==> flow/design.v <==
module life16(
    input clk,
    input load,
    input [255:0] data,
    output reg [255:0] q);
reg [3:0] sum;    
always @(posedge clk) begin
    if (load) begin q <= data; end
    else begin
        for (integer count = 0 ; count < 256 ; count++) begin
        if (count == 0) begin
            sum = q[1] + q[15] + q[16] + q[17] + q[31] + q[240] + q[241] +  q[255]; 
        end else if (count == 15) begin
            sum = q[14] + q[16] + q[0] + q[31] + q[240] + q[254] + q[30]  + q[255];
        end else if (count == 240) begin
            sum = q[0] + q[1] + q[15] + q[239] + q[241] + q[224] + q[225] + q[255];
        end else if (count == 255) begin
            sum = q[0] + q[14] +  q[15] + q[224] + q[238] + q[240] + q[239] + q[254];
        end else if (count > 0 && count < 15) begin
            sum = q[count -1] + q[count +1] + q[count +16] + q[count +15] + q[count +17] + q[count + 240] + q[count +239] + q[count +241];
        end else if (count % 16 == 0) begin 
            sum = q[count -1] + q[count +1] + q[count +15] + q[count +16] + q[count +17] + q[count -15] + q[count -16] + q[count +31];
        end else if (count % 16 == 15)  begin
            sum = q[count -1] + q[count +1] + q[count +15] + q[count -15]  + q[count +16] + q[count -16] + q[count -17]  + q[count -31];
        end else if (count > 240 && count < 255) begin
            sum = q[count -1] + q[count +1] + q[count - 15] + q[count - 16] + q[count - 17] + q[count - 240] + q[count - 241] + q[count - 239];
        end else begin
            sum = q[count -1] + q[count +1] + q[count -15] + q[count -16]  + q[count -17] + q[count +15] + q[count +16] + q[count +17];
        end
        if ((sum == 0 || sum == 1) || (sum >= 4)) begin
         	q[count] <= 0;
    	end else if (sum == 3) begin
         	q[count] <= 1;
    	end
    end
    end
end
endmodule
clock: 3.53 ns
lec_check: 0
cap_margin: 35
cell_pad_in_sites_global_placement: 0
core_margin: 2
core_utilization: 69
cts_cluster_size: 34
gpl_timing_driven: 1
hold_slack_margin: 0.27
setup_slack_margin: 1.05
slew_margin: 15
run.sh (not shown) runs the stock make flow with config.mk's settings and CLKGATE_MAP_FILE=.
The starting point died in global routing.
==> next run, changes <==
==> flow/config.mk (replaced) <==
export PLATFORM = sky130hd
export DESIGN_NAME = life16
export DESIGN_NICKNAME = life16
export VERILOG_FILES = /design/flow/design.v
export SDC_FILE = /design/flow/constraint.sdc
export NUM_CORES = 4
export LEC_CHECK = 0
export CAP_MARGIN = 20
export CORE_MARGIN = 2
export CORE_UTILIZATION = 68
export PLACE_DENSITY = 0.38
export SLEW_MARGIN = 20
==> flow/constraint.sdc (replaced) <==
create_clock -name core_clock -period 3.92 [get_ports {clk}]
set_input_delay 0.7840 -clock core_clock [delete_from_list [all_inputs] [get_ports {clk}]]
set_output_delay 0.7840 -clock core_clock [all_outputs]
set_load 0.01 [all_outputs]
What happened: This time the run finished but failed the layout checks on negative setup slack; die area came out higher by about 1.4%; area after synthesis does not change; synthesized cell count is unchanged.
==> next run, changes <==
--- a/flow/config.mk
+++ b/flow/config.mk
@@ -7,6 +7,7 @@
 export LEC_CHECK = 0
+export ABC_AREA = 1
 export CAP_MARGIN = 20
 export CORE_MARGIN = 2
-export CORE_UTILIZATION = 68
-export PLACE_DENSITY = 0.38
+export CORE_UTILIZATION = 70
+export SETUP_SLACK_MARGIN = 0.01
 export SLEW_MARGIN = 20
==> flow/constraint.sdc (replaced) <==
create_clock -name core_clock -period 2.15 [get_ports {clk}]
set_input_delay 0.4300 -clock core_clock [delete_from_list [all_inputs] [get_ports {clk}]]
set_output_delay 0.4300 -clock core_clock [all_outputs]
set_load 0.01 [all_outputs]
The new run finished but failed the layout checks on negative setup slack.
Register-to-register slack degrades by 2.3 ns.
Synthesized area rose by about 3.7%.
Global-route usage rose by 7.7 points.
Core utilization rose by 6.6 points.
Critical path depth rose by 2.
Clock-buffer cell count fell by 8.
Sequential cell count does not change.
Cell count rose by 26%.
Wire length rose by about 43%.
==> next run, changes <==
--- a/flow/config.mk
+++ b/flow/config.mk
@@ -7,7 +7,7 @@
 export LEC_CHECK = 0
-export ABC_AREA = 1
 export CAP_MARGIN = 20
+export CELL_PAD_IN_SITES_DETAIL_PLACEMENT = 1
+export CORE_ASPECT_RATIO = 1.66
 export CORE_MARGIN = 2
-export CORE_UTILIZATION = 70
-export SETUP_SLACK_MARGIN = 0.01
+export CORE_UTILIZATION = 40
 export SLEW_MARGIN = 20
==> flow/constraint.sdc (replaced) <==
create_clock -name core_clock -period 5.0 [get_ports {clk}]
set_input_delay 1.0000 -clock core_clock [delete_from_list [all_inputs] [get_ports {clk}]]
set_output_delay 1.0000 -clock core_clock [all_outputs]
set_load 0.01 [all_outputs]
=>
- With this change the flow went through all stages and came out clean
- global-route usage went down by 19 points
- via count falls by 27%
- final cell count fell by 17%
- wire length is lower by 19%
- synthesized area fell by 3.5%
